`flow/design.v`:
```
`timescale 1ns / 1ps
module Risc_16_bit(
 input clk,
 input rst,
 output [15:0] imem_addr,
 input  [15:0] imem_data,
 output        dmem_we,
 output [2:0]  dmem_addr,
 output [15:0] dmem_wdata
);
 wire jump,bne,beq,mem_read,mem_write,alu_src,reg_dst,mem_to_reg,reg_write;
 wire[1:0] alu_op;
 wire [3:0] opcode;
 Datapath_Unit DU
 (
  .clk(clk),
  .rst(rst),
  .imem_addr(imem_addr),
  .imem_data(imem_data),
  .trace_we(dmem_we),
  .trace_addr(dmem_addr),
  .trace_wdata(dmem_wdata),
  .jump(jump),
  .beq(beq),
  .mem_read(mem_read),
  .mem_write(mem_write),
  .alu_src(alu_src),
  .reg_dst(reg_dst),
  .mem_to_reg(mem_to_reg),
  .reg_write(reg_write),
  .bne(bne),
  .alu_op(alu_op),
  .opcode(opcode)
 );
 Control_Unit control
 (
  .opcode(opcode),
  .reg_dst(reg_dst),
  .mem_to_reg(mem_to_reg),
  .alu_op(alu_op),
  .jump(jump),
  .bne(bne),
  .beq(beq),
  .mem_read(mem_read),
  .mem_write(mem_write),
  .alu_src(alu_src),
  .reg_write(reg_write)
 );
endmodule
`timescale 1ns / 1ps
module Datapath_Unit(
 input clk,
 input rst,
 output [15:0] imem_addr,
 input  [15:0] imem_data,
 output trace_we,
 output [2:0] trace_addr,
 output [15:0] trace_wdata,
 input jump,beq,mem_read,mem_write,alu_src,reg_dst,mem_to_reg,reg_write,bne,
 input[1:0] alu_op,
 output[3:0] opcode
);
 reg  [15:0] pc_current;
 wire [15:0] pc_next,pc2;
 wire [15:0] instr;
 wire [2:0] reg_write_dest;
 wire [15:0] reg_write_data;
 wire [2:0] reg_read_addr_1;
 wire [15:0] reg_read_data_1;
 wire [2:0] reg_read_addr_2;
 wire [15:0] reg_read_data_2;
 wire [15:0] ext_im,read_data2;
 wire [2:0] ALU_Control;
 wire [15:0] ALU_out;
 wire zero_flag;
 wire [15:0] PC_j, PC_beq, PC_2beq,PC_2bne,PC_bne;
 wire beq_control;
 wire bne_control;
 wire [12:0] jump_shift;
 wire [15:0] mem_read_data;
 always @(posedge clk)
 begin 
   if (rst)
     pc_current <= 16'd0;
   else
     pc_current <= pc_next;
 end
 assign pc2 = pc_current + 16'd2;
 assign imem_addr = pc_current;
 assign instr = imem_data;
 assign jump_shift = {instr[11:0],1'b0};
 assign reg_write_dest = (reg_dst==1'b1) ? instr[5:3] :instr[8:6];
 assign reg_read_addr_1 = instr[11:9];
 assign reg_read_addr_2 = instr[8:6];
 GPRs reg_file
 (
  .clk(clk),
  .rst(rst),
  .reg_write_en(reg_write),
  .reg_write_dest(reg_write_dest),
  .reg_write_data(reg_write_data),
  .reg_read_addr_1(reg_read_addr_1),
  .reg_read_data_1(reg_read_data_1),
  .reg_read_addr_2(reg_read_addr_2),
  .reg_read_data_2(reg_read_data_2)
 );
 assign ext_im = {{10{instr[5]}},instr[5:0]};  
 alu_control ALU_Control_unit(.ALUOp(alu_op),.Opcode(instr[15:12]),.ALU_Cnt(ALU_Control));
 assign read_data2 = (alu_src==1'b1) ? ext_im : reg_read_data_2;
 ALU alu_unit(.a(reg_read_data_1),.b(read_data2),.alu_control(ALU_Control),.result(ALU_out),.zero(zero_flag));
 assign PC_beq = pc2 + {ext_im[14:0],1'b0};
 assign PC_bne = pc2 + {ext_im[14:0],1'b0};
 assign beq_control = beq & zero_flag;
 assign bne_control = bne & (~zero_flag);
 assign PC_2beq = (beq_control==1'b1) ? PC_beq : pc2;
 assign PC_2bne = (bne_control==1'b1) ? PC_bne : PC_2beq;
 assign PC_j = {pc2[15:13],jump_shift};
 assign pc_next = (jump == 1'b1) ? PC_j :  PC_2bne;
  Data_Memory dm
   (
    .clk(clk),
    .rst(rst),
    .trace_we(trace_we),
    .trace_addr(trace_addr),
    .trace_wdata(trace_wdata),
    .mem_access_addr(ALU_out),
    .mem_write_data(reg_read_data_2),
    .mem_write_en(mem_write),
    .mem_read(mem_read),
    .mem_read_data(mem_read_data)
   );
 assign reg_write_data = (mem_to_reg == 1'b1)?  mem_read_data: ALU_out;
 assign opcode = instr[15:12];
endmodule
`timescale 1ns / 1ps
module Control_Unit(
      input[3:0] opcode,
      output reg[1:0] alu_op,
      output reg jump,beq,bne,mem_read,mem_write,alu_src,reg_dst,mem_to_reg,reg_write    
    );
always @(*)
begin
 case(opcode) 
 4'b0000:  
   begin
    reg_dst = 1'b0;
    alu_src = 1'b1;
    mem_to_reg = 1'b1;
    reg_write = 1'b1;
    mem_read = 1'b1;
    mem_write = 1'b0;
    beq = 1'b0;
    bne = 1'b0;
    alu_op = 2'b00;
    jump = 1'b0;   
   end
 4'b0001: 
   begin
    reg_dst = 1'b0;
    alu_src = 1'b1;
    mem_to_reg = 1'b0;
    reg_write = 1'b0;
    mem_read = 1'b0;
    mem_write = 1'b1;
    beq = 1'b0;
    bne = 1'b0;
    alu_op = 2'b00;
    jump = 1'b0;   
   end
 4'b0010:  
   begin
    reg_dst = 1'b1;
    alu_src = 1'b0;
    mem_to_reg = 1'b0;
    reg_write = 1'b1;
    mem_read = 1'b0;
    mem_write = 1'b0;
    beq = 1'b0;
    bne = 1'b0;
    alu_op = 2'b10;
    jump = 1'b0;   
   end
 4'b0011:  
   begin
    reg_dst = 1'b1;
    alu_src = 1'b0;
    mem_to_reg = 1'b0;
    reg_write = 1'b1;
    mem_read = 1'b0;
    mem_write = 1'b0;
    beq = 1'b0;
    bne = 1'b0;
    alu_op = 2'b10;
    jump = 1'b0;   
   end
 4'b0100:  
   begin
    reg_dst = 1'b1;
    alu_src = 1'b0;
    mem_to_reg = 1'b0;
    reg_write = 1'b1;
    mem_read = 1'b0;
    mem_write = 1'b0;
    beq = 1'b0;
    bne = 1'b0;
    alu_op = 2'b10;
    jump = 1'b0;   
   end
 4'b0101:  
   begin
    reg_dst = 1'b1;
    alu_src = 1'b0;
    mem_to_reg = 1'b0;
    reg_write = 1'b1;
    mem_read = 1'b0;
    mem_write = 1'b0;
    beq = 1'b0;
    bne = 1'b0;
    alu_op = 2'b10;
    jump = 1'b0;   
   end
 4'b0110:  
   begin
    reg_dst = 1'b1;
    alu_src = 1'b0;
    mem_to_reg = 1'b0;
    reg_write = 1'b1;
    mem_read = 1'b0;
    mem_write = 1'b0;
    beq = 1'b0;
    bne = 1'b0;
    alu_op = 2'b10;
    jump = 1'b0;   
   end
 4'b0111:  
   begin
    reg_dst = 1'b1;
    alu_src = 1'b0;
    mem_to_reg = 1'b0;
    reg_write = 1'b1;
    mem_read = 1'b0;
    mem_write = 1'b0;
    beq = 1'b0;
    bne = 1'b0;
    alu_op = 2'b10;
    jump = 1'b0;   
   end
 4'b1000:  
   begin
    reg_dst = 1'b1;
    alu_src = 1'b0;
    mem_to_reg = 1'b0;
    reg_write = 1'b1;
    mem_read = 1'b0;
    mem_write = 1'b0;
    beq = 1'b0;
    bne = 1'b0;
    alu_op = 2'b10;
    jump = 1'b0;   
   end
 4'b1001:  
   begin
    reg_dst = 1'b1;
    alu_src = 1'b0;
    mem_to_reg = 1'b0;
    reg_write = 1'b1;
    mem_read = 1'b0;
    mem_write = 1'b0;
    beq = 1'b0;
    bne = 1'b0;
    alu_op = 2'b10;
    jump = 1'b0;   
   end
 4'b1011: 
   begin
    reg_dst = 1'b0;
    alu_src = 1'b0;
    mem_to_reg = 1'b0;
    reg_write = 1'b0;
    mem_read = 1'b0;
    mem_write = 1'b0;
    beq = 1'b1;
    bne = 1'b0;
    alu_op = 2'b01;
    jump = 1'b0;   
   end
 4'b1100:
   begin
    reg_dst = 1'b0;
    alu_src = 1'b0;
    mem_to_reg = 1'b0;
    reg_write = 1'b0;
    mem_read = 1'b0;
    mem_write = 1'b0;
    beq = 1'b0;
    bne = 1'b1;
    alu_op = 2'b01;
    jump = 1'b0;   
   end
 4'b1101: 
   begin
    reg_dst = 1'b0;
    alu_src = 1'b0;
    mem_to_reg = 1'b0;
    reg_write = 1'b0;
    mem_read = 1'b0;
    mem_write = 1'b0;
    beq = 1'b0;
    bne = 1'b0;
    alu_op = 2'b00;
    jump = 1'b1;   
   end   
 default: begin
    reg_dst = 1'b1;
    alu_src = 1'b0;
    mem_to_reg = 1'b0;
    reg_write = 1'b1;
    mem_read = 1'b0;
    mem_write = 1'b0;
    beq = 1'b0;
    bne = 1'b0;
    alu_op = 2'b00;
    jump = 1'b0; 
   end
 endcase
 end
endmodule
`timescale 1ns / 1ps
module alu_control(
    input [1:0] ALUOp,
    input [3:0] Opcode,
    output reg [2:0] ALU_Cnt
);
always @(*) begin
    case(ALUOp)
        2'b00: ALU_Cnt = 3'b000;  
        2'b01: ALU_Cnt = 3'b001;  
        2'b10: begin  
            case(Opcode)
                4'b0010: ALU_Cnt = 3'b000;  
                4'b0011: ALU_Cnt = 3'b001;  
                4'b0100: ALU_Cnt = 3'b010;  
                4'b0101: ALU_Cnt = 3'b011;  
                4'b0110: ALU_Cnt = 3'b100;  
                4'b0111: ALU_Cnt = 3'b101;  
                4'b1000: ALU_Cnt = 3'b110;  
                4'b1001: ALU_Cnt = 3'b111;  
                default: ALU_Cnt = 3'b000;
            endcase
        end
        default: ALU_Cnt = 3'b000;
    endcase
end
endmodule
module ALU(
 input  [15:0] a,  
 input  [15:0] b,  
 input  [2:0] alu_control, 
 output reg [15:0] result,  
 output zero
    );
always @(*)
begin 
 case(alu_control)
 3'b000: result = a + b; 
 3'b001: result = a - b; 
 3'b010: result = ~a;
 3'b011: result = a<<b;
 3'b100: result = a>>b;
 3'b101: result = a & b;
 3'b110: result = a | b; 
 3'b111: begin if (a<b) result = 16'd1;
    else result = 16'd0;
    end
 default:result = a + b; 
 endcase
end
assign zero = (result==16'd0) ? 1'b1: 1'b0;
endmodule
`timescale 1ns / 1ps
module GPRs(
 input    clk,
 input    rst,
 input    reg_write_en,
 input  [2:0] reg_write_dest,
 input  [15:0] reg_write_data,
 input  [2:0] reg_read_addr_1,
 output  [15:0] reg_read_data_1,
 input  [2:0] reg_read_addr_2,
 output  [15:0] reg_read_data_2
);
 reg [15:0] reg_array [7:0];
 integer i;
 always @ (posedge clk ) begin
   if (rst) begin
    for(i=0;i<8;i=i+1)
     reg_array[i] <= 16'd0;
   end
   else if(reg_write_en) begin
    reg_array[reg_write_dest] <= reg_write_data;
   end
 end
 assign reg_read_data_1 = reg_array[reg_read_addr_1];
 assign reg_read_data_2 = reg_array[reg_read_addr_2];
endmodule
`timescale 1ns / 1ps
module Data_Memory(
 input clk,
 input rst,
 output reg        trace_we,
 output reg [2:0]  trace_addr,
 output reg [15:0] trace_wdata,
 input [15:0]   mem_access_addr,
 input [15:0]   mem_write_data,
 input     mem_write_en,
 input mem_read,
 output [15:0]   mem_read_data
);
reg [16 - 1:0] memory [8 - 1:0];
wire [2:0] ram_addr=mem_access_addr[2:0];
integer i;
 always @(posedge clk) begin
  if (rst) begin
   for (i = 0; i < 8; i = i + 1)
    memory[i] <= 16'd0;
  end
  else if (mem_write_en)
   memory[ram_addr] <= mem_write_data;
 end
 always @(posedge clk) begin
  if (rst) begin
   trace_we    <= 1'b0;
   trace_addr  <= 3'd0;
   trace_wdata <= 16'd0;
  end
  else begin
   trace_we    <= mem_write_en;
   trace_addr  <= ram_addr;
   trace_wdata <= mem_write_data;
  end
 end
 assign mem_read_data = (mem_read==1'b1) ? memory[ram_addr]: 16'd0; 
endmodule
```
`flow/config.mk`:
```
export PLATFORM = sky130hd
export DESIGN_NAME = Risc_16_bit
export DESIGN_NICKNAME = Risc_16_bit
export VERILOG_FILES = /design/flow/design.v
export SDC_FILE = /design/flow/constraint.sdc
export NUM_CORES = 4
export LEC_CHECK = 0
export CAP_MARGIN = 20
export CORE_MARGIN = 2
export CORE_UTILIZATION = 64
export SETUP_SLACK_MARGIN = -0.41
export SLEW_MARGIN = 20
```
`flow/run.sh`:
```
#!/bin/bash
# the make line also repeats each setting of config.mk as NAME=value (left out here)
make -C /OpenROAD-flow-scripts/flow DESIGN_CONFIG=/design/flow/config.mk WORK_HOME=/design/flow/orfs CLKGATE_MAP_FILE= finish
```
`flow/constraint.sdc`:
```
create_clock -name core_clock -period 4.3 [get_ports {clk}]
set_input_delay 0.8600 -clock core_clock [delete_from_list [all_inputs] [get_ports {clk}]]
set_output_delay 0.8600 -clock core_clock [all_outputs]
set_load 0.01 [all_outputs]
```
==> GITHUB_STEP_SUMMARY, run 1 <==
## Implementation flow summary

| Metric | Value |
|---|---|
| Synth area leader | `edfxtp_1` |
| Max-area cell share | `39.4%` |
| Core area | `29800 um2` |
| Syn avg cell area | `10.5 um2` |
| Placed Area | `24200 um2` |
| DIE WIDTH | `179 um` |
| Outcome | `aborted with a tool error` |
| Mux share | `17.3%` |
| Clock root cell | `clkbuf_16` |
| Most frequent cells after synthesis | `nor2_1, edfxtp_1, mux2i_1` |
| Syn Nets | `1942` |
| Fa+ha+maj area frac | `4.47%` |
| Max Buffers Root-to-Sink | `3` |
| Ys cells | `1856` |
| First Err | `[ERROR GRT-0232] Routing congestion too high. Check the congestion heatmap in the GUI.` |
| Cell count after synthesis | `1856` |
| Main area contributors | `edfxtp_1, mux2i_1, nor2_1` |
| HPWL after detailed placement | `54500 um` |
| Mapped Area | `19500 um2` |
| Hold buffer count at CTS | `0` |
| Routability Congestion | `1.07` |
| H-tree levels | `1` |
| Most used flip-flop cell | `edfxtp_1` |
| Synth Warn # | `6` |
| GRT Overall Usage | `79.3%` |
| Netlist cell types | `100` |
| Yosys stat area | `19500 um2` |
| IO Count | `54` |
| Post-synthesis xor/xnor area fraction | `1.97%` |
| Die y size | `179 um` |
| Post-synthesis simple-gate area fraction | `17.4%` |
| Post-Synth AOI/OAI Area | `11.6%` |
| Die area | `31900 um2` |
| Top-count cell post-synth | `nor2_1` |
| Num CTS Buffers | `29` |
| Async S/R FF share, synth | `0%` |
| Core Util at FP | `65.5%` |
| Rows | `63` |
| Clk sink count | `291` |
| Seq/Total Area, Yosys | `43.0%` |
| Flip-flops with a built-in enable | `256` |
| Total gr overflow | `259` |
| Ys flops | `291` |
| Largest logic family | `simple AND/OR/NAND/NOR gates` |
| Fail Step | `global routing` |
| I/O Buffers | `52` |
metrics by stage:
step           cells  setup slack, ns  util, %  hold WS [ns]
2_1_floorplan   1856            -1.18        -         0.635
3_3_place_gp    2682            -1.71     81.3         0.639
3_5_place_dp    2682            -1.75     81.3         0.667
4_1_cts         2764           -0.508     87.9         0.641
timing repair:
item,in CTS
gates resized,159
buffers inserted,43
setup endpoints to repair,399
pin swaps,63
cloned,5
routing by layer:
layer	GRT usage, %	overflow
met3	65.2	14
met2	95.1	149
met1	78.9	2
met4	79.3	93
met5	32.2	1
==> run 2: changes to the inputs <==
ABC_AREA = 1   (was default)
CORE_UTILIZATION = 72   (was 64)
CTS_CLUSTER_DIAMETER = 396   (was default)
CTS_CLUSTER_SIZE = 99   (was default)
PLACE_DENSITY = 0.84   (was default)
SETUP_SLACK_MARGIN = 0.28   (was -0.41)
clock period = 4.86 ns   (was 4.3 ns; I/O delays follow)
==> run 2 against run 1 <==
Synthesized cell count grew 30%. Die area fell by 14%. Area after synthesis is 3.1% lower. The flow again stops in global routing.
==> GITHUB_STEP_SUMMARY, run 2 <==
## Implementation flow summary

| Metric | Value |
|---|---|
| Rows | `59` |
| Ys flops | `291` |
| Clock root cell | `clkbuf_16` |
| Num CTS Buffers | `6` |
| Post-synthesis xor/xnor area fraction | `1.67%` |
| Most used flip-flop cell | `edfxtp_1` |
| Most frequent cells after synthesis | `nand2_1, nor2_1, edfxtp_1` |
| Outcome | `aborted with a tool error` |
| Ys cells | `2404` |
| Hold buffer count at CTS | `0` |
| Synth area leader | `edfxtp_1` |
| Mux share | `0%` |
| Yosys stat area | `18900 um2` |
| I/O Buffers | `52` |
| Core area | `25900 um2` |
| Setup slack at placement | `-0.812 ns` |
| Clk sink count | `291` |
| Fail Step | `global routing` |
| Flip-flops with a built-in enable | `256` |
| Max-area cell share | `40.6%` |
| First Err | `[ERROR GRT-0232] Routing congestion too high. Check the congestion heatmap in the GUI.` |
| Top-count cell post-synth | `nand2_1` |
| Async S/R FF share, synth | `0%` |
| Seq/Total Area, Yosys | `44.4%` |
| Core Util at FP | `73.0%` |
| Main area contributors | `edfxtp_1, nand2_1, nor2_1` |
| Max Buffers Root-to-Sink | `3` |
| Post-synthesis simple-gate area fraction | `28.1%` |
| Mapped Area | `18900 um2` |
| DIE WIDTH | `166 um` |
| Routability Congestion | `1.03` |
| Placed Area | `22600 um2` |
| Fa+ha+maj area frac | `4.62%` |
| Synth Warn # | `6` |
| Die y size | `166 um` |
| Syn avg cell area | `7.87 um2` |
| Syn Nets | `2490` |
| Largest logic family | `simple AND/OR/NAND/NOR gates` |
| Die area | `27600 um2` |
| Netlist cell types | `57` |
| IO Count | `54` |
| GRT Overall Usage | `89.1%` |
| H-tree levels | `1` |
| Total gr overflow | `584` |
| Cell count after synthesis | `2404` |
| Dpl cells | `3047` |
| Post-Synth AOI/OAI Area | `12.5%` |
| HPWL after detailed placement | `49300 um` |
run 2: timing repair:
action	in CTS
endpoints found under the hold margin	0
endpoints found under the setup margin	399
pin swaps	27
buffers inserted	13
gates resized	108
run 2: stage by stage:
stage / TNS [ns] / util [%]
3_5_place_dp: -214.10 / 87.2
3_3_place_gp: -127.70 / 87.2
2_1_floorplan: 0 / -
4_1_cts: 0 / 89.9
run 2: per-layer routing:
metal | overflow | track usage [%]
met5 | 4 | 38.6
met2 | 339 | 103
met3 | 27 | 77.1
met1 | 28 | 88.0
met4 | 186 | 93.2
==> run 3: changes to the inputs <==
ABC_AREA = default   (was 1)
CAP_MARGIN = 40   (was 20)
CELL_PAD_IN_SITES_GLOBAL_PLACEMENT = 0   (was default)
CORE_UTILIZATION = 68   (was 72)
CTS_CLUSTER_DIAMETER = 212   (was 396)
CTS_CLUSTER_SIZE = default   (was 99)
GPL_ROUTABILITY_DRIVEN = 0   (was default)
GPL_TIMING_DRIVEN = 1   (was default)
PLACE_DENSITY = default   (was 0.84)
SETUP_SLACK_MARGIN = 0.26   (was 0.28)
TNS_END_PERCENT = 70   (was default)
clock period = 5.23 ns   (was 4.86 ns; I/O delays follow)
==> run 3 against run 2 <==
The flow again stops in global routing. Synthesized cell count fell by 23%. Area after synthesis grew 3.2%. Die area rose by 9.0%.
==> GITHUB_STEP_SUMMARY, run 3 <==
## Implementation flow summary

| Metric | Value |
|---|---|
| HPWL after detailed placement | `50300 um` |
| Syn avg cell area | `10.5 um2` |
| Max Buffers Root-to-Sink | `3` |
| Post-synthesis xor/xnor area fraction | `1.97%` |
| Die area | `30100 um2` |
| Clock root cell | `clkbuf_16` |
| Num CTS Buffers | `30` |
| Mux share | `17.3%` |
| Post-synthesis simple-gate area fraction | `17.4%` |
| Flip-flops with a built-in enable | `256` |
| DIE WIDTH | `173 um` |
| First Err | `[ERROR GRT-0232] Routing congestion too high. Check the congestion heatmap in the GUI.` |
| Most frequent cells after synthesis | `nor2_1, edfxtp_1, mux2i_1` |
| Total gr overflow | `493` |
| Core area | `28500 um2` |
| Max-area cell share | `39.4%` |
| Largest logic family | `simple AND/OR/NAND/NOR gates` |
| Synth area leader | `edfxtp_1` |
| Seq/Total Area, Yosys | `43.0%` |
| Fa+ha+maj area frac | `4.47%` |
| Dpl cells | `2597` |
| Synth Warn # | `6` |
| Clk sink count | `291` |
| Rows | `62` |
| Yosys stat area | `19500 um2` |
| Main area contributors | `edfxtp_1, mux2i_1, nor2_1` |
| Async S/R FF share, synth | `0%` |
| I/O Buffers | `52` |
| Most used flip-flop cell | `edfxtp_1` |
| Mapped Area | `19500 um2` |
| Setup slack at placement | `-0.983 ns` |
| Placed Area | `23700 um2` |
| Fail Step | `global routing` |
| Die y size | `173 um` |
| Netlist cell types | `100` |
| Outcome | `aborted with a tool error` |
| Post-Synth AOI/OAI Area | `11.6%` |
| Top-count cell post-synth | `nor2_1` |
| Ys cells | `1856` |
| Cell count after synthesis | `1856` |
| GRT Overall Usage | `86.0%` |
| IO Count | `54` |
| Hold buffer count at CTS | `0` |
| Core Util at FP | `68.6%` |
| Syn Nets | `1942` |
| Ys flops | `291` |
| H-tree levels | `1` |
## run 3: timing repair
item,in CTS
setup buffers,43
pin swaps,58
gates resized,147
endpoints found under the setup margin,399
gates cloned,4
## run 3: per-stage QoR
step | util (%) | power (mW)
4_1_cts | 90.4 | 8.86
2_1_floorplan | - | 4.76
3_3_place_gp | 83.0 | 6.23
3_5_place_dp | 83.1 | 6.32
## run 3: metal layers
metal  overflow  global-route usage [%]
met3         16                    72.3
met2        302                     100
met4        165                    91.1
met1          9                    84.7
met5          1                    38.9
==> run 4: changes to the inputs <==
CAP_MARGIN = 20   (was 40)
CELL_PAD_IN_SITES_GLOBAL_PLACEMENT = default   (was 0)
CORE_UTILIZATION = 65   (was 68)
CTS_CLUSTER_DIAMETER = 225   (was 212)
GPL_ROUTABILITY_DRIVEN = default   (was 0)
GPL_TIMING_DRIVEN = default   (was 1)
SETUP_SLACK_MARGIN = default   (was 0.26)
TNS_END_PERCENT = 60   (was 70)
clock period = 4.97 ns   (was 5.23 ns; I/O delays follow)
==> run 4 against run 3 <==
Synthesized cell count did not move. The run again fails in global routing. Die area rose by 4.5%. Area after synthesis stayed put.
==> GITHUB_STEP_SUMMARY, run 4 <==
## Implementation flow summary

| Metric | Value |
|---|---|
| Outcome | `aborted with a tool error` |
| Fail Step | `global routing` |
| First Err | `[ERROR GRT-0232] Routing congestion too high. Check the congestion heatmap in the GUI.` |
| Async S/R FF share, synth | `0%` |
| Flip-flops with a built-in enable | `256` |
| Total gr overflow | `445` |
| Max-area cell share | `39.4%` |
| Post-synthesis simple-gate area fraction | `17.4%` |
| Clock root cell | `clkbuf_16` |
| Mapped Area | `19500 um2` |
| Rows | `63` |
| Synth area leader | `edfxtp_1` |
| DIE WIDTH | `177 um` |
| Ys cells | `1856` |
| I/O Buffers | `52` |
| Core area | `29600 um2` |
| GRT Overall Usage | `85.4%` |
| Synth Warn # | `6` |
| Die area | `31400 um2` |
| Die y size | `177 um` |
| Netlist cell types | `100` |
| Num CTS Buffers | `30` |
| Dpl cells | `2620` |
| Routability Congestion | `1.05` |
| Largest logic family | `simple AND/OR/NAND/NOR gates` |
| Syn Nets | `1942` |
| IO Count | `54` |
| Seq/Total Area, Yosys | `43.0%` |
| Main area contributors | `edfxtp_1, mux2i_1, nor2_1` |
| Cell count after synthesis | `1856` |
| Post-synthesis xor/xnor area fraction | `1.97%` |
| Most frequent cells after synthesis | `nor2_1, edfxtp_1, mux2i_1` |
| Ys flops | `291` |
| Fa+ha+maj area frac | `4.47%` |
| Post-Synth AOI/OAI Area | `11.6%` |
| H-tree levels | `1` |
| Most used flip-flop cell | `edfxtp_1` |
| Top-count cell post-synth | `nor2_1` |
| Yosys stat area | `19500 um2` |
| Clk sink count | `291` |
| Max Buffers Root-to-Sink | `3` |
| Core Util at FP | `65.9%` |
| HPWL after detailed placement | `54600 um` |
| Mux share | `17.3%` |
| Syn avg cell area | `10.5 um2` |
[run 4: routing by layer]
layer	GRT overflow	track usage (%)
met5	4	41.5
met3	18	75.1
met2	226	98.3
met1	10	83.6
met4	187	88.5
[run 4: repair_timing]
action / in CTS
setup buffers: 22
resized: 105
hold buffers: 0
gates cloned: 5
pin swaps: 40
endpoints found under the setup margin: 399
[run 4: through the flow]
| step | total power, mW | instance area [um2] | setup TNS (ns) | util (%) | setup WS, ns |
|---|---|---|---|---|---|
| global placement | 6.69 | 23800 | -279.84 | 80.3 | -1.02 |
| detailed placement | 6.82 | 23800 | -315.76 | 80.3 | -1.18 |
| floorplan | 5.04 | 20000 | -33.74 | - | -0.645 |
| CTS | 9.39 | 25500 | -0.0219 | 86.0 | -0.0219 |
==> run 5: changes to the inputs <==
CORE_UTILIZATION = 71   (was 65)
CTS_CLUSTER_DIAMETER = default   (was 225)
CTS_CLUSTER_SIZE = 100   (was default)
TNS_END_PERCENT = default   (was 60)
clock period = 6.7 ns   (was 4.97 ns; I/O delays follow)
==> run 5 against run 4 <==
Now clean on timing, DRC and antenna. Synthesized cell count did not move. Die area fell by 8.3%. Area after synthesis did not move.
==> GITHUB_STEP_SUMMARY, run 5 <==
## Synthesis and layout report

| Metric | Value |
|---|---|
| Die area | `28800 um2` |
| Drt wl/cell | `28.6 um` |
| Reg clk slew, reported paths | `0.07 ns` |
| Most frequent cells after synthesis | `nor2_1, edfxtp_1, mux2i_1` |
| H-tree levels | `1` |
| Critical path capture point type | `flip-flop` |
| Seq pwr share | `33.6%` |
| Final-stage net count | `2079` |
| Crit-path max cell delay | `0.74 ns` |
| Pwr dens | `288 nW/um2` |
| Internal Dissipation | `4.07 mW` |
| Via count | `17200` |
| Core area | `27000 um2` |
| Mapped Area | `19500 um2` |
| Hold slack | `0.647 ns` |
| Seq/Total Area, Yosys | `43.0%` |
| Comb power frac | `38.3%` |
| Vias in the first global route | `16900` |
| Num CTS Buffers | `31` |
| Crit Path Class | `primary input to flip-flop` |
| Fin crit period | `6.51 ns` |
| Post-synthesis xor/xnor area fraction | `1.97%` |
| Flip-flops with a built-in enable | `256` |
| Comb power | `2.45 mW` |
| Cell count after synthesis | `1856` |
| HPWL after detailed placement | `46700 um` |
| Fmax achieved | `154 MHz` |
| Fill cell count | `1521` |
| Power Clock | `1.79 mW` |
| Critical Path Source Type | `primary input` |
| Placed Area | `21200 um2` |
| Met1 usage | `58.4%` |
| # diodes | `0` |
| Cell depth of the worst setup path | `21` |
| Max VDD drop | `241 uV` |
| Most used flip-flop cell | `edfxtp_1` |
| Largest net degree at the start of global routing | `50` |
| Rows | `60` |
| Most used cell, CP | `buf_4` |
| Highest-power group | `combinational logic` |
| Die y size | `170 um` |
| DIE WIDTH | `170 um` |
| Max-cap violations | `0` |
| Sequential power | `2.15 mW` |
| Post-synthesis simple-gate area fraction | `17.4%` |
| Yosys stat area | `19500 um2` |
| Total negative slack | `0 ns` |
| Worst setup path endpoint | `DU.pc_current[8]` |
| Outcome | `timing/DRC/antenna clean` |
| Final tally of setup violations | `0` |
| GR Layer Usage met2 | `73.0%` |
| Async S/R FF share, synth | `0%` |
| Log Warnings | `61` |
| Tightest Pin Transition | `1.19 ns` |
| Critical path's top delay family | `simple AND/OR/NAND/NOR gates` |
| Synth Warn # | `6` |
| Clock root cell | `clkbuf_16` |
| Worst-Skew Late Latency | `0.60 ns` |
| Hold buffer count at CTS | `0` |
| Largest logic family | `simple AND/OR/NAND/NOR gates` |
| Hold Path End | `DU.pc_current[14]` |
| Static Leakage | `8.96 nW` |
| I/O Buffers | `52` |
| Number of gates resized after cts | `0` |
| Vias/cell | `7.28` |
| Post-Synth AOI/OAI Area | `11.6%` |
| Fa+ha+maj area frac | `4.47%` |
| Slew headroom | `20.8%` |
| RSZ-0062 raised after global routing | `false` |
| Ys flops | `291` |
| Most Crowded Layer GR | `met2` |
| Crit path cell chain | `clkdlybuf4s50_1 -> buf_4 -> nor2b_1 -> buf_4 -> a22oi_1 -> and3_1 -> ha_1 -> nor3_1 -> nor3b_1 -> o31ai_1 -> buf_4 -> nor2_1 -> o21bai_1 -> a21oi_1 -> xnor2_1 -> a21oi_1 -> and4_4 -> mux2i_4 -> buf_12 -> nand2_1 -> a311oi_2` |
| First-pass GRT wire length | `101000 um` |
| Switching Share | `36.3%` |
| CP startpoint | `imem_data[10]` |
| Final hold vios | `0` |
| Top-count cell post-synth | `nor2_1` |
| Slowest CP cell | `clkdlybuf4s50_1` |
| Routability Congestion | `1.11` |
| Crit path arrival time | `7.02 ns` |
| Antenna violations before repair | `3` |
| IO Count | `54` |
| Cells on worst reg2reg path | `19` |
| FF-to-FF End | `DU.pc_current[8]` |
| Buf+Inv Stages, Crit Path | `5` |
| CP Max Fanout | `14` |
| DRC errors left | `0` |
| Post-route ant nets | `0` |
| Min-Delay Path Class | `flip-flop to flip-flop` |
| Reg2reg start | `DU.reg_file.reg_array[7][1]` |
| Final period util | `97.1%` |
| Area delta synth->final | `13.9%` |
| Sw Pwr | `2.32 mW` |
| GR Util met3 | `12.0%` |
| Ys cells | `1856` |
| DRT Wirelength | `67500 um` |
| GRT Overall Usage | `47.0%` |
| CTS tree | `done` |
| Clk pwr share | `28.0%` |
| Finished Cell Area | `22200 um2` |
| Syn avg cell area | `10.5 um2` |
| Syn Nets | `1942` |
| Final Util | `82.5%` |
| DR pass1 iterations | `12` |
| Max-area cell share | `39.4%` |
| Setup bufs post-CTS | `0` |
| Hold path depth | `3` |
| Reg2reg setup slack | `1.38 ns` |
| Hold_sp | `DU.pc_current[14]` |
| DR iter-0 viols | `3019` |
| Slew Viols, Final | `0` |
| Total gr overflow | `0` |
| Core Util at FP | `72.4%` |
| Netlist cell types | `100` |
| Setup Skew | `0.0477 ns` |
| Mux share | `17.3%` |
| Synth area leader | `edfxtp_1` |
| Max Buffers Root-to-Sink | `3` |
| Worst Path Required | `7.21 ns` |
| Clk sink count | `291` |
| Main area contributors | `edfxtp_1, mux2i_1, nor2_1` |
==> run 5: cell type report <==
type | count | area, um2 | share of cell area (%)
Tap cell | 341 | 427 | 1.92
Sequential cell | 291 | 8390 | 37.7
Clock inverter | 22 | 244 | 1.10
Timing Repair Buffer | 215 | 1830 | 8.23
Clock buffer | 36 | 795 | 3.57
Inverter | 58 | 225 | 1.01
Multi-Input combinational cell | 1396 | 10300 | 46.4
==> run 5: metrics by stage <==
| stage | instances | total power [mW] | setup slack [ns] |
|---|---|---|---|
| after floorplan | 1856 | 3.64 | 0.140 |
| after global routing | 2359 | 6.51 | 0.0183 |
| after global placement | 2301 | 4.44 | -0.0803 |
| after CTS | 2359 | 6.25 | 0.440 |
| after detailed placement | 2301 | 4.49 | -0.0867 |
| final | 2359 | 6.39 | 0.194 |
==> run 5: metal layers <==
metal  up-vias  wire [um]
met1      8028      22300
met4         4       5590
li1       7131          -
met3       434       9630
met5         -         29
met2      1568      30000
==> run 6: changes to the inputs <==
CORE_UTILIZATION = 65   (was 71)
CTS_CLUSTER_DIAMETER = 206   (was default)
CTS_CLUSTER_SIZE = default   (was 100)
clock period = 5.0 ns   (was 6.7 ns; I/O delays follow)
==> run 6 against run 5 <==
The layout now fails its checks (negative setup slack). Utilization grew 7.2 points. Total power rose by 63%. Sequential power rose by 35%. Via count increased by 22%. Area after synthesis did not move. Count of clock-buffer cells in the layout increased by 9. Combinational power grew 100%. Design area up 20%. Flip-flop count stayed put. Routed wire length up 38%. Critical path depth down 1. Synthesized cell count unchanged.
==> GITHUB_STEP_SUMMARY, run 6 <==
## Synthesis and layout report

| Metric | Value |
|---|---|
| Outcome | `finished with violations` |
| Failed Checks | `negative setup slack` |
| Log Warnings | `65` |
| Syn Nets | `1942` |
| Post-synthesis simple-gate area fraction | `17.4%` |
| Fill cell count | `1193` |
| Antenna violations before repair | `14` |
| Mux share | `17.3%` |
| Max VDD drop | `471 uV` |
| Die area | `31400 um2` |
| Largest net degree at the start of global routing | `54` |
| Fa+ha+maj area frac | `4.47%` |
| Vias/cell | `7.58` |
| Worst Path Required | `5.53 ns` |
| IO Count | `54` |
| FF-to-FF End | `DU.pc_current[13]` |
| Fin crit period | `5.75 ns` |
| Setup slack after layout | `-0.747 ns` |
| Final Non-Filler Cells | `2753` |
| Highest-power group | `combinational logic` |
| Max-cap violations | `0` |
| Final Util | `89.6%` |
| Hold_sp | `DU.pc_current[14]` |
| CP Max Fanout | `8` |
| Syn avg cell area | `10.5 um2` |
| Worst setup path endpoint | `DU.pc_current[13]` |
| Crit path arrival time | `6.28 ns` |
| Largest logic family | `simple AND/OR/NAND/NOR gates` |
| Max-area cell share | `39.4%` |
| Post-Synth AOI/OAI Area | `11.6%` |
| Clk pwr share | `24.2%` |
| Power Clock | `2.52 mW` |
| Buf+Inv Stages, Crit Path | `9` |
| Flip-flops with a built-in enable | `256` |
| Hold slack | `0.722 ns` |
| DR pass1 iterations | `19` |
| Final-stage net count | `2417` |
| Final hold vios | `0` |
| Slew Viols, Final | `0` |
| Cells on worst reg2reg path | `17` |
| Comb power frac | `47.9%` |
| Most frequent cells after synthesis | `nor2_1, edfxtp_1, mux2i_1` |
| Main area contributors | `edfxtp_1, mux2i_1, nor2_1` |
| CP startpoint | `imem_data[6]` |
| Post-route ant nets | `0` |
| Crit path cell chain | `buf_12 -> clkbuf_16 -> buf_4 -> o31ai_1 -> a41oi_1 -> buf_4 -> nor4_4 -> a31oi_4 -> buf_4 -> a311oi_1 -> o31ai_1 -> buf_4 -> a22oi_1 -> nor4_2 -> and4_4 -> mux2i_4 -> buf_12 -> buf_6 -> buf_4 -> a211oi_2` |
| Seq pwr share | `27.9%` |
| Dpl cells | `2621` |
| Placed Area | `23700 um2` |
| Hold path depth | `3` |
| Netlist cell types | `100` |
| DR iter-0 viols | `5327` |
| DRT Wirelength | `93000 um` |
| Reg clk slew, reported paths | `0.07 ns` |
| Fmax achieved | `174 MHz` |
| Tightest Pin Transition | `1.17 ns` |
| Drt wl/cell | `33.8 um` |
| Most used flip-flop cell | `edfxtp_1` |
| Ys cells | `1856` |
| Reg2reg start | `DU.reg_file.reg_array[2][7]` |
| GRT Overall Usage | `53.2%` |
| Crit-path max cell delay | `0.88 ns` |
| Sequential power | `2.91 mW` |
| Async S/R FF share, synth | `0%` |
| Area delta synth->final | `36.1%` |
| Clock root cell | `clkbuf_16` |
| Rows | `63` |
| Internal Dissipation | `6.39 mW` |
| Final period util | `115%` |
| Slew headroom | `22.0%` |
| Seq/Total Area, Yosys | `43.0%` |
| Post-synthesis xor/xnor area fraction | `1.97%` |
| DRC errors left | `0` |
| Crit Path Class | `primary input to flip-flop` |
| HPWL after detailed placement | `52100 um` |
| Final Power | `10.4 mW` |
| Slowest CP cell | `a22oi_1` |
| H-tree levels | `1` |
| Min-Delay Path Class | `flip-flop to flip-flop` |
| Synth Warn # | `6` |
| Total gr overflow | `0` |
| DIE WIDTH | `177 um` |
| Hold buffer count at CTS | `0` |
| I/O Buffers | `52` |
| Die y size | `177 um` |
| Critical path capture point type | `flip-flop` |
| Routability Congestion | `1.08` |
| Worst-Skew Late Latency | `0.62 ns` |
| Mapped Area | `19500 um2` |
| Critical path's top delay family | `AND-OR/OR-AND gates` |
| RSZ-0062 raised after global routing | `true` |
| Top-count cell post-synth | `nor2_1` |
| Final tally of setup violations | `191` |
| Finished Cell Area | `26600 um2` |
| Comb power | `4.99 mW` |
| Most used cell, CP | `buf_4` |
| Core area | `29600 um2` |
| First-pass GRT wire length | `123000 um` |
| Max Buffers Root-to-Sink | `3` |
| Ys flops | `291` |
| Setup Skew | `0.0405 ns` |
| Via count | `20900` |
| Setup slack at placement | `-1.09 ns` |
| CTS tree | `done` |
| Cell count after synthesis | `1856` |
| Core Util at FP | `65.9%` |
| Clk sink count | `291` |
| Reg2reg setup slack | `-0.40 ns` |
| Static Leakage | `11.1 nW` |
| Yosys stat area | `19500 um2` |
| Vias in the first global route | `19900` |
| Switching Share | `38.6%` |
| Cell depth of the worst setup path | `20` |
| Total negative slack | `-39.06 ns` |
| Sw Pwr | `4.02 mW` |
| Hold Path End | `DU.pc_current[14]` |
| Num CTS Buffers | `30` |
| Critical Path Source Type | `primary input` |
| Pwr dens | `392 nW/um2` |
| Synth area leader | `edfxtp_1` |
==> run 6: timing repair <==
| action | CTS | global route |
|---|---|---|
| gates resized | 124 | 127 |
| cloned | 5 | 5 |
| pin swaps | 41 | 52 |
| setup buffers | 33 | 28 |
| setup endpoints to repair | 399 | 398 |
==> run 6: metal layers <==
metal | up-vias | share of wire (%) | track usage [%]
met3 | 1045 | 17 | 21.5
met5 | - | 0.32 | 4.81
met2 | 2570 | 42 | 81.0
met1 | 9405 | 29 | 59.2
met4 | 18 | 12 | 41.1
li1 | 7823 | - | -
==> run 6: final cells by class <==
type	count	area (um2)	area share, %
multi-input combinational	1396	11500	43.4
sequential	291	8390	31.6
timing repair buffer	554	4830	18.2
clock buffer	45	930	3.50
tap	390	488	1.84
inverter	58	233	0.876
clock inverter	11	146	0.551
antenna	8	20.0	0.0753
==> run 7: changes to the inputs <==
CORE_UTILIZATION = 58   (was 65)
CTS_CLUSTER_DIAMETER = default   (was 206)
CTS_CLUSTER_SIZE = 48   (was default)
HOLD_SLACK_MARGIN = -0.09   (was default)
clock period = 3.8 ns   (was 5.0 ns; I/O delays follow)
==> run 7 against run 6 <==
The layout still fails its checks (negative setup slack). Via count is 1.1% higher. Count of clock-buffer cells in the layout is 7 lower. Sequential share of layout area is 2.6 points lower. Utilization is 2.8 points lower. Sequential power is 31% higher. Total power is 37% higher. Clock power is 19% higher. Worst hold slack worse by 0.19 ns. Global-route usage is 7.9 points lower. Die area is 12% higher. Largest cell class unchanged. Largest power group unchanged.
==> GITHUB_STEP_SUMMARY, run 7 <==
## Synthesis and layout report

| Metric | Value |
|---|---|
| Post-route ant nets | `0` |
| Rows | `67` |
| Top-count cell post-synth | `nor2_1` |
| Buf+Inv Stages, Crit Path | `9` |
| Area delta synth->final | `48.4%` |
| Sw Pwr | `5.47 mW` |
| Worst setup path endpoint | `DU.reg_file.reg_array[0][15]` |
| Hold_sp | `rst` |
| DIE WIDTH | `187 um` |
| Fin crit period | `5.29 ns` |
| Min-Delay Path Class | `primary input to flip-flop` |
| RSZ-0062 raised after global routing | `true` |
| Post-synthesis simple-gate area fraction | `17.4%` |
| Tightest Pin Transition | `1.12 ns` |
| Max-cap violations | `0` |
| Critical path's top delay family | `AND-OR/OR-AND gates` |
| Failed Checks | `negative setup slack` |
| Pwr dens | `491 nW/um2` |
| Seq pwr share | `26.8%` |
| H-tree levels | `1` |
| CTS tree | `done` |
| GRT Overall Usage | `45.3%` |
| First-pass GRT wire length | `120000 um` |
| Worst Path Required | `4.22 ns` |
| Crit-path max cell delay | `0.75 ns` |
| Die y size | `187 um` |
| Fa+ha+maj area frac | `4.47%` |
| Ys cells | `1856` |
| Largest net degree at the start of global routing | `36` |
| Syn avg cell area | `10.5 um2` |
| Hold buffer count at CTS | `0` |
| Comb power frac | `52.0%` |
| Crit path arrival time | `5.71 ns` |
| I/O Buffers | `52` |
| Flip-flops with a built-in enable | `256` |
| Static Leakage | `12.1 nW` |
| Mapped Area | `19500 um2` |
| Final tally of setup violations | `402` |
| Max-area cell share | `39.4%` |
| Main area contributors | `edfxtp_1, mux2i_1, nor2_1` |
| Max VDD drop | `479 uV` |
| Core area | `33400 um2` |
| Worst-Skew Late Latency | `0.61 ns` |
| Internal Dissipation | `8.74 mW` |
| Ys flops | `291` |
| Power Clock | `3.01 mW` |
| Reg2reg setup slack | `-1.41 ns` |
| Cell count after synthesis | `1856` |
| Crit Path Class | `primary input to flip-flop` |
| Core Util at FP | `58.5%` |
| Critical Path Source Type | `primary input` |
| Reg clk slew, reported paths | `0.07 ns` |
| Setup slack after layout | `-1.49 ns` |
| Syn Nets | `1942` |
| Switching Share | `38.5%` |
| Routability Congestion | `1.08` |
| CP Max Fanout | `10` |
| Max Buffers Root-to-Sink | `3` |
| Cell depth of the worst setup path | `20` |
| Slew Viols, Final | `0` |
| Total gr overflow | `0` |
| Synth area leader | `edfxtp_1` |
| Most frequent cells after synthesis | `nor2_1, edfxtp_1, mux2i_1` |
| Reg2reg start | `DU.reg_file.reg_array[5][11]` |
| Highest-power group | `combinational logic` |
| Comb power | `7.40 mW` |
| Synth Warn # | `6` |
| Post-synthesis xor/xnor area fraction | `1.97%` |
| Hold slack | `0.532 ns` |
| Outcome | `finished with violations` |
| Mux share | `17.3%` |
| Post-Synth AOI/OAI Area | `11.6%` |
| Cells on worst reg2reg path | `17` |
| Via count | `21100` |
| Drt wl/cell | `32.6 um` |
| Setup Skew | `0.0387 ns` |
| Final-stage net count | `2562` |
| Fmax achieved | `189 MHz` |
| Fill cell count | `1469` |
| Yosys stat area | `19500 um2` |
| Antenna violations before repair | `2` |
| DRC errors left | `0` |
| Clock root cell | `clkbuf_16` |
| Clk sink count | `291` |
| IO Count | `54` |
| Slowest CP cell | `o22ai_1` |
| Die area | `35100 um2` |
| CP startpoint | `imem_data[6]` |
| Hold Path End | `DU.dm.trace_wdata[15]` |
| Log Warnings | `64` |
| Slew headroom | `24.5%` |
| Hold path depth | `2` |
| Crit path cell chain | `buf_12 -> buf_12 -> buf_6 -> buf_16 -> or4b_1 -> o22ai_1 -> o21ai_1 -> nor2_4 -> a31oi_4 -> buf_6 -> or4_4 -> a31oi_4 -> buf_12 -> buf_6 -> buf_16 -> buf_6 -> mux2i_2 -> mux2i_2 -> a21oi_4 -> nor2b_1` |
| Netlist cell types | `100` |
| DRT Wirelength | `96100 um` |
| Vias/cell | `7.15` |
| Vias in the first global route | `19700` |
| Largest logic family | `simple AND/OR/NAND/NOR gates` |
| Clk pwr share | `21.2%` |
| Seq/Total Area, Yosys | `43.0%` |
| Most used flip-flop cell | `edfxtp_1` |
| DR iter-0 viols | `3608` |
| Final period util | `139%` |
| DR pass1 iterations | `8` |
| Final Util | `86.8%` |
| Critical path capture point type | `flip-flop` |
| Most used cell, CP | `buf_6` |
| Num CTS Buffers | `30` |
| Async S/R FF share, synth | `0%` |
| FF-to-FF End | `DU.reg_file.reg_array[0][15]` |
| Final hold vios | `0` |
| Sequential power | `3.81 mW` |
| HPWL after detailed placement | `54300 um` |
[run 7: cell type report]
| type | instances | area [um2] | area share, % |
|---|---|---|---|
| timing repair buffer | 697 | 6380 | 22.0 |
| antenna | 1 | 2.50 | 0.00864 |
| multi-input combinational | 1398 | 12500 | 43.0 |
| tap | 448 | 561 | 1.94 |
| inverter | 58 | 228 | 0.786 |
| clock inverter | 17 | 158 | 0.544 |
| clock buffer | 38 | 791 | 2.73 |
| sequential | 291 | 8390 | 29.0 |
[run 7: stage by stage]
step / worst slack (ns) / instance area, um2 / power [mW] / cells / TNS (ns)
floorplan: -1.58 / 20000 / 6.59 / 1856 / -401.43
global placement: -2.06 / 24900 / 8.96 / 2791 / -720.86
detailed placement: -2.18 / 24900 / 9.05 / 2791 / -753.35
CTS: -0.983 / 27200 / 12.5 / 2909 / -260.81
global route: -1.50 / 29000 / 14.4 / 2947 / -479.79
finish: -1.49 / 29000 / 14.2 / 2948 / -474.96
[run 7: routing by layer]
layer	global-route usage [%]	wire, um	vias up
li1	-	-	8108
met1	54.8	29500	9744
met2	74.1	41700	2337
met3	8.93	13800	897
met4	30.0	11200	2
met5	0	12	-
[run 7: repair_timing]
item | 4_1_cts | 5_1_grt
setup endpoints to repair | 402 | 401
endpoints found under the hold margin | 0 | 0
gates cloned | 11 | 3
setup buffers | 52 | 48
resized | 183 | 329
pin swaps | 52 | 78
==> run 8: changes to the inputs <==
CAP_MARGIN = 40   (was 20)
CORE_UTILIZATION = 52   (was 58)
CTS_CLUSTER_DIAMETER = 157   (was default)
CTS_CLUSTER_SIZE = default   (was 48)
GPL_ROUTABILITY_DRIVEN = 1   (was default)
HOLD_SLACK_MARGIN = -0.05   (was -0.09)
SETUP_SLACK_MARGIN = 0.51   (was default)
SLEW_MARGIN = 15   (was 20)
TNS_END_PERCENT = 40   (was default)
clock period = 9.49 ns   (was 3.8 ns; I/O delays follow)
==> run 8 against run 7 <==
The run now finishes clean. Global-route usage fell by 11 points. Sequential share of layout area rose by 9.3 points. Total power fell by 69%. Flip-flop count did not move. Count of clock-buffer cells in the layout rose by 1. Non-clock buffer count fell by 552. Critical path depth fell by 1. Largest cell class unchanged.
==> GITHUB_STEP_SUMMARY, run 8 <==
## Synthesis and layout report

| Metric | Value |
|---|---|
| Outcome | `timing/DRC/antenna clean` |
| Post-route ant nets | `0` |
| First-pass GRT wire length | `98000 um` |
| Synth Warn # | `6` |
| Cell depth of the worst setup path | `19` |
| DRC errors left | `0` |
| Core Util at FP | `53.1%` |
| Power Clock | `1.30 mW` |
| Setup slack at placement | `0.951 ns` |
| DR iter-0 viols | `1632` |
| Die area | `39100 um2` |
| Seq/Total Area, Yosys | `43.0%` |
| Routability Congestion | `0.979` |
| Cells on worst reg2reg path | `20` |
| Syn Nets | `1942` |
| HPWL after detailed placement | `48500 um` |
| Max Buffers Root-to-Sink | `3` |
| Clk pwr share | `29.6%` |
| Hold path depth | `3` |
| Slew Viols, Final | `0` |
| DRT Wirelength | `65800 um` |
| RSZ-0062 raised after global routing | `false` |
| Pwr dens | `201 nW/um2` |
| Async S/R FF share, synth | `0%` |
| CP startpoint | `imem_data[10]` |
| Post-Synth AOI/OAI Area | `11.6%` |
| Area delta synth->final | `12.3%` |
| Worst Path Required | `9.93 ns` |
| Post-synthesis xor/xnor area fraction | `1.97%` |
| Static Leakage | `8.66 nW` |
| GR Util met3 | `4.79%` |
| Ys flops | `291` |
| Buf+Inv Stages, Crit Path | `3` |
| Critical Path Source Type | `primary input` |
| Clk sink count | `291` |
| Total negative slack | `0 ns` |
| Largest net degree at the start of global routing | `55` |
| Clock root cell | `clkbuf_16` |
| Fmax achieved | `123 MHz` |
| Most Crowded Layer GR | `met2` |
| Max-area cell share | `39.4%` |
| Internal Dissipation | `2.84 mW` |
| Log Warnings | `59` |
| Seq pwr share | `34.4%` |
| Yosys stat area | `19500 um2` |
| Top-count cell post-synth | `nor2_1` |
| Ys cells | `1856` |
| Final period util | `85.4%` |
| Tightest Pin Transition | `0.919 ns` |
| Dpl cells | `2354` |
| Cell count after synthesis | `1856` |
| Worst-Skew Late Latency | `0.55 ns` |
| Setup slack after layout | `1.39 ns` |
| Reg2reg start | `DU.reg_file.reg_array[2][0]` |
| Switching Share | `35.4%` |
| Setup Skew | `0.0282 ns` |
| Synth area leader | `edfxtp_1` |
| Total gr overflow | `0` |
| Flip-flops with a built-in enable | `256` |
| Reg2reg setup slack | `3.46 ns` |
| Placed Area | `20800 um2` |
| H-tree levels | `2` |
| Slowest CP cell | `clkdlybuf4s50_1` |
| Comb power frac | `36.0%` |
| CTS tree | `done` |
| Crit path arrival time | `8.55 ns` |
| Hold Path End | `DU.pc_current[15]` |
| Hold buffer count at CTS | `0` |
| Crit-path max cell delay | `0.95 ns` |
| Vias/cell | `6.44` |
| GRT Overall Usage | `34.1%` |
| Fa+ha+maj area frac | `4.47%` |
| Final Non-Filler Cells | `2417` |
| Final Util | `59.6%` |
| Max VDD drop | `170 uV` |
| Via count | `15600` |
| DR pass1 iterations | `6` |
| Hold slack | `0.658 ns` |
| GR Layer Usage met2 | `54.5%` |
| Reg clk slew, reported paths | `0.05 ns` |
| Worst setup path endpoint | `DU.pc_current[12]` |
| Fin crit period | `8.10 ns` |
| IO Count | `54` |
| Comb power | `1.58 mW` |
| DIE WIDTH | `198 um` |
| Most used cell, CP | `o21ai_0` |
| Mux share | `17.3%` |
| FF-to-FF End | `DU.pc_current[12]` |
| Hold_sp | `DU.pc_current[15]` |
| Final-stage net count | `2012` |
| Vias in the first global route | `15200` |
| Crit path cell chain | `clkdlybuf4s50_1 -> buf_4 -> mux4_2 -> mux2i_2 -> inv_1 -> ha_1 -> o21ai_0 -> o21ai_0 -> nand3b_1 -> a31oi_1 -> a21oi_1 -> or2_1 -> a2111oi_2 -> o22ai_1 -> nor4_1 -> and4_4 -> mux2i_4 -> nand3_1 -> a311oi_2` |
| I/O Buffers | `52` |
| Netlist cell types | `100` |
| Die y size | `198 um` |
| Final Power | `4.40 mW` |
| Met1 usage | `47.1%` |
| Critical path's top delay family | `AND-OR/OR-AND gates` |
| Main area contributors | `edfxtp_1, mux2i_1, nor2_1` |
| Register area | `8390 um2` |
| Final tally of setup violations | `0` |
| Core area | `36800 um2` |
| Highest-power group | `combinational logic` |
| Critical path capture point type | `flip-flop` |
| Num CTS Buffers | `34` |
| Final hold vios | `0` |
| Setup bufs post-CTS | `0` |
| Slew headroom | `38.6%` |
| Crit Path Class | `primary input to flip-flop` |
| Rows | `70` |
| Sequential power | `1.51 mW` |
| # diodes | `0` |
| Most used flip-flop cell | `edfxtp_1` |
| Number of gates resized after cts | `0` |
| CP Max Fanout | `14` |
| Post-synthesis simple-gate area fraction | `17.4%` |
| Mapped Area | `19500 um2` |
| Most frequent cells after synthesis | `nor2_1, edfxtp_1, mux2i_1` |
| Finished Cell Area | `21900 um2` |
| Sw Pwr | `1.56 mW` |
| Largest logic family | `simple AND/OR/NAND/NOR gates` |
| Max-cap violations | `0` |
| Antenna violations before repair | `2` |
| Fill cell count | `3126` |
| Min-Delay Path Class | `flip-flop to flip-flop` |
| Drt wl/cell | `27.2 um` |
| Syn avg cell area | `10.5 um2` |
| Logic area | `10300 um2` |
[run 8: final cells by class]
class | instances | share of cell area [%]
repair buffers | 145 | 6.00
well taps | 468 | 2.67
multi-input cells | 1396 | 47.1
inverters | 58 | 1.03
flip-flops and latches | 291 | 38.3
clock buffers | 39 | 3.97
clock inverters | 20 | 0.999
[run 8: metal layers]
layer / up-vias / share of wire (%)
li1: 6991 / -
met5: - / 0
met4: 0 / 4.0
met3: 144 / 8.5
met1: 7625 / 41
met2: 795 / 46
==> run 9: changes to the inputs <==
CAP_MARGIN = 20   (was 40)
CORE_UTILIZATION = 66   (was 52)
CTS_CLUSTER_DIAMETER = 229   (was 157)
GPL_ROUTABILITY_DRIVEN = default   (was 1)
HOLD_SLACK_MARGIN = default   (was -0.05)
MAX_ROUTING_LAYER = met4   (was default)
SETUP_SLACK_MARGIN = default   (was 0.51)
SLEW_MARGIN = 20   (was 15)
TNS_END_PERCENT = default   (was 40)
clock period = 5.5 ns   (was 9.49 ns; I/O delays follow)
==> run 9 against run 8 <==
Now fails the layout checks on negative setup slack. Via count up 28%. Sequential power up 75%. Clock skew rose by 0.016 ns. Sequential share of layout area decreased by 5.1 points. Register-to-register slack worse by 3.1 ns. Design area rose by 15%. Utilization rose by 28 points. Count of clock-buffer cells in the layout decreased by 7. Critical path depth increased by 2. Critical path type unchanged. Critical endpoint is now DU.pc_current[13]. Largest cell class unchanged.
==> GITHUB_STEP_SUMMARY, run 9 <==
## Synthesis and layout report

| Metric | Value |
|---|---|
| Outcome | `finished with violations` |
| Failed Checks | `negative setup slack` |
| Most used cell, CP | `buf_4` |
| Comb power | `3.92 mW` |
| Ys flops | `291` |
| Pwr dens | `349 nW/um2` |
| Comb power frac | `44.5%` |
| Hold slack | `0.767 ns` |
| DR pass1 iterations | `10` |
| Mapped Area | `19500 um2` |
| Final hold vios | `0` |
| Power Clock | `2.26 mW` |
| Mux share | `17.3%` |
| Num CTS Buffers | `29` |
| Final-stage net count | `2338` |
| DRC errors left | `0` |
| Post-synthesis xor/xnor area fraction | `1.97%` |
| Syn avg cell area | `10.5 um2` |
| Buf+Inv Stages, Crit Path | `5` |
| DRT Wirelength | `85500 um` |
| Worst Path Required | `6.00 ns` |
| Hold buffer count at CTS | `0` |
| Crit path cell chain | `clkbuf_4 -> mux2_2 -> o22ai_1 -> a211oi_2 -> buf_4 -> buf_4 -> ha_1 -> nor2b_1 -> o2111a_1 -> nor3b_4 -> nor2_1 -> o311ai_0 -> and3_1 -> a22oi_1 -> nor4_1 -> and4_4 -> mux2i_4 -> buf_12 -> buf_4 -> nor2_1 -> a211oi_2` |
| Main area contributors | `edfxtp_1, mux2i_1, nor2_1` |
| Reg clk slew, reported paths | `0.08 ns` |
| Internal Dissipation | `5.50 mW` |
| First-pass GRT wire length | `120000 um` |
| Worst-Skew Late Latency | `0.62 ns` |
| Hold path depth | `3` |
| Post-route ant nets | `0` |
| Antenna violations before repair | `4` |
| Top-count cell post-synth | `nor2_1` |
| Post-Synth AOI/OAI Area | `11.6%` |
| Worst setup path endpoint | `DU.pc_current[13]` |
| Routability Congestion | `1.18` |
| Slew headroom | `15.3%` |
| Die area | `31000 um2` |
| Synth Warn # | `6` |
| Drt wl/cell | `32.1 um` |
| Cell depth of the worst setup path | `21` |
| Via count | `20000` |
| Critical Path Source Type | `primary input` |
| Critical path capture point type | `flip-flop` |
| CP startpoint | `imem_data[11]` |
| Largest net degree at the start of global routing | `54` |
| Flip-flops with a built-in enable | `256` |
| Max VDD drop | `365 uV` |
| Final period util | `101%` |
| Synth area leader | `edfxtp_1` |
| Static Leakage | `10.5 nW` |
| Setup slack after layout | `-0.0581 ns` |
| Ys cells | `1856` |
| Total gr overflow | `0` |
| Reg2reg setup slack | `0.32 ns` |
| Core Util at FP | `67.5%` |
| Crit path arrival time | `6.06 ns` |
| Async S/R FF share, synth | `0%` |
| Slew Viols, Final | `0` |
| I/O Buffers | `52` |
| Cell count after synthesis | `1856` |
| Crit Path Class | `primary input to flip-flop` |
| Netlist cell types | `100` |
| Seq/Total Area, Yosys | `43.0%` |
| Fin crit period | `5.56 ns` |
| Fa+ha+maj area frac | `4.47%` |
| Hold Path End | `DU.pc_current[5]` |
| Cells on worst reg2reg path | `17` |
| Core area | `28900 um2` |
| Final Util | `87.4%` |
| Switching Share | `37.6%` |
| Yosys stat area | `19500 um2` |
| Most used flip-flop cell | `edfxtp_1` |
| IO Count | `54` |
| Fmax achieved | `180 MHz` |
| Area delta synth->final | `29.6%` |
| CTS tree | `done` |
| Max Buffers Root-to-Sink | `3` |
| Max-area cell share | `39.4%` |
| Sw Pwr | `3.32 mW` |
| Clock root cell | `clkbuf_16` |
| Seq pwr share | `29.9%` |
| HPWL after detailed placement | `53000 um` |
| Log Warnings | `63` |
| Register area | `8390 um2` |
| Hold_sp | `DU.pc_current[5]` |
| Crit-path max cell delay | `0.40 ns` |
| Fill cell count | `1308` |
| DR iter-0 viols | `4145` |
| Clk sink count | `291` |
| Syn Nets | `1942` |
| Largest logic family | `simple AND/OR/NAND/NOR gates` |
| Min-Delay Path Class | `flip-flop to flip-flop` |
| Setup Skew | `0.0439 ns` |
| DIE WIDTH | `176 um` |
| GRT Overall Usage | `54.0%` |
| Vias/cell | `7.49` |
| Final tally of setup violations | `11` |
| Reg2reg start | `DU.reg_file.reg_array[6][6]` |
| FF-to-FF End | `DU.pc_current[2]` |
| Die y size | `176 um` |
| CP Max Fanout | `10` |
| Slowest CP cell | `mux2_2` |
| Clk pwr share | `25.6%` |
| Logic area | `11000 um2` |
| Max-cap violations | `0` |
| Vias in the first global route | `19400` |
| Critical path's top delay family | `simple AND/OR/NAND/NOR gates` |
| Post-synthesis simple-gate area fraction | `17.4%` |
| Rows | `62` |
| Highest-power group | `combinational logic` |
| Tightest Pin Transition | `1.27 ns` |
| H-tree levels | `1` |
| Sequential power | `2.64 mW` |
| Most frequent cells after synthesis | `nor2_1, edfxtp_1, mux2i_1` |
## run 9: what timing repair did
action	CTS	global route
buffers inserted	16	11
endpoints found under the setup margin	399	258
cloned	3	0
pin swaps	23	24
gates resized	68	64
## run 9: layout make-up
type / instances / area share [%]
Antenna cell: 4 / 0.0396
Clock buffer: 32 / 2.91
Clock inverter: 22 / 1.07
Inverter: 58 / 0.890
Multi-Input combinational cell: 1397 / 43.5
Sequential cell: 291 / 33.2
Tap cell: 384 / 1.90
Timing Repair Buffer: 475 / 16.5
## run 9: per-layer routing
metal,vias to the layer above,share of wire (%),track usage (%)
li1,7648,-,-
met1,9105,31,61.5
met2,2318,43,81.2
met3,884,16,16.4
met4,0,11,39.2
met5,-,0,-
## run 9: per-stage QoR
| stage | cell area [um2] | setup WS (ns) | power, mW | TNS (ns) | std cells |
|---|---|---|---|---|---|
| after floorplan | 19800 | -0.221 | 4.47 | -3.00 | 1856 |
| after global placement | 23400 | -0.982 | 5.95 | -258.38 | 2576 |
| after detailed placement | 23400 | -1.13 | 6.04 | -297.58 | 2576 |
| after CTS | 24900 | -0.0509 | 8.35 | -0.0509 | 2649 |
| after global routing | 25300 | -0.194 | 8.90 | -3.63 | 2663 |
| final | 25300 | -0.0581 | 8.82 | -0.356 | 2663 |
==> run 10: changes to the inputs <==
CAP_MARGIN = 40   (was 20)
CELL_PAD_IN_SITES_GLOBAL_PLACEMENT = 0   (was default)
CORE_UTILIZATION = 65   (was 66)
CTS_CLUSTER_DIAMETER = 223   (was 229)
GPL_ROUTABILITY_DRIVEN = 1   (was default)
GPL_TIMING_DRIVEN = 1   (was default)
MAX_ROUTING_LAYER = default   (was met4)
SETUP_SLACK_MARGIN = -0.18   (was default)
TNS_END_PERCENT = 70   (was default)
clock period = 3.97 ns   (was 5.5 ns; I/O delays follow)
==> run 10 against run 9 <==
The run now fails in global routing. Area after synthesis did not move. Die area is 1.5% higher. Synthesized cell count unchanged.
==> GITHUB_STEP_SUMMARY, run 10 <==
## Implementation flow summary

| Metric | Value |
|---|---|
| Outcome | `aborted with a tool error` |
| Fail Step | `global routing` |
| First Err | `[ERROR GRT-0232] Routing congestion too high. Check the congestion heatmap in the GUI.` |
| H-tree levels | `1` |
| Routability Congestion | `1.09` |
| Die area | `31400 um2` |
| Post-synthesis simple-gate area fraction | `17.4%` |
| Clk sink count | `291` |
| Top-count cell post-synth | `nor2_1` |
| Most used flip-flop cell | `edfxtp_1` |
| Cell count after synthesis | `1856` |
| Main area contributors | `edfxtp_1, mux2i_1, nor2_1` |
| Core area | `29600 um2` |
| Synth area leader | `edfxtp_1` |
| Max Buffers Root-to-Sink | `3` |
| Yosys stat area | `19500 um2` |
| Fa+ha+maj area frac | `4.47%` |
| IO Count | `54` |
| Syn avg cell area | `10.5 um2` |
| GRT Overall Usage | `79.2%` |
| HPWL after detailed placement | `52700 um` |
| Die y size | `177 um` |
| Synth Warn # | `6` |
| I/O Buffers | `52` |
| Max-area cell share | `39.4%` |
| Mapped Area | `19500 um2` |
| Mux share | `17.3%` |
| Rows | `63` |
| Ys flops | `291` |
| Largest logic family | `simple AND/OR/NAND/NOR gates` |
| DIE WIDTH | `177 um` |
| Async S/R FF share, synth | `0%` |
| Seq/Total Area, Yosys | `43.0%` |
| Flip-flops with a built-in enable | `256` |
| Core Util at FP | `65.9%` |
| Num CTS Buffers | `31` |
| Clock root cell | `clkbuf_16` |
| Netlist cell types | `100` |
| Ys cells | `1856` |
| Most frequent cells after synthesis | `nor2_1, edfxtp_1, mux2i_1` |
| Hold buffer count at CTS | `0` |
| Total gr overflow | `140` |
| Syn Nets | `1942` |
| Post-Synth AOI/OAI Area | `11.6%` |
| Post-synthesis xor/xnor area fraction | `1.97%` |
## run 10: through the flow
step                std cells  power [mW]  instance area (um2)  setup slack [ns]
floorplan                1856        6.31                20000             -1.45
global placement         2700        8.31                24300             -1.74
detailed placement       2700        8.44                24300             -1.94
CTS                      2800        11.7                26600            -0.668
## run 10: layer usage
layer,GRT usage [%],overflow
met1,78.1,2
met2,93.8,63
met3,66.7,4
met4,82.0,71
met5,29.6,0
## run 10: what timing repair did
item | in CTS
cloned | 7
resized | 211
pin swaps | 62
setup buffers | 37
setup endpoints to repair | 399
No activity file was given, so power comes from the tool's default toggle rates.
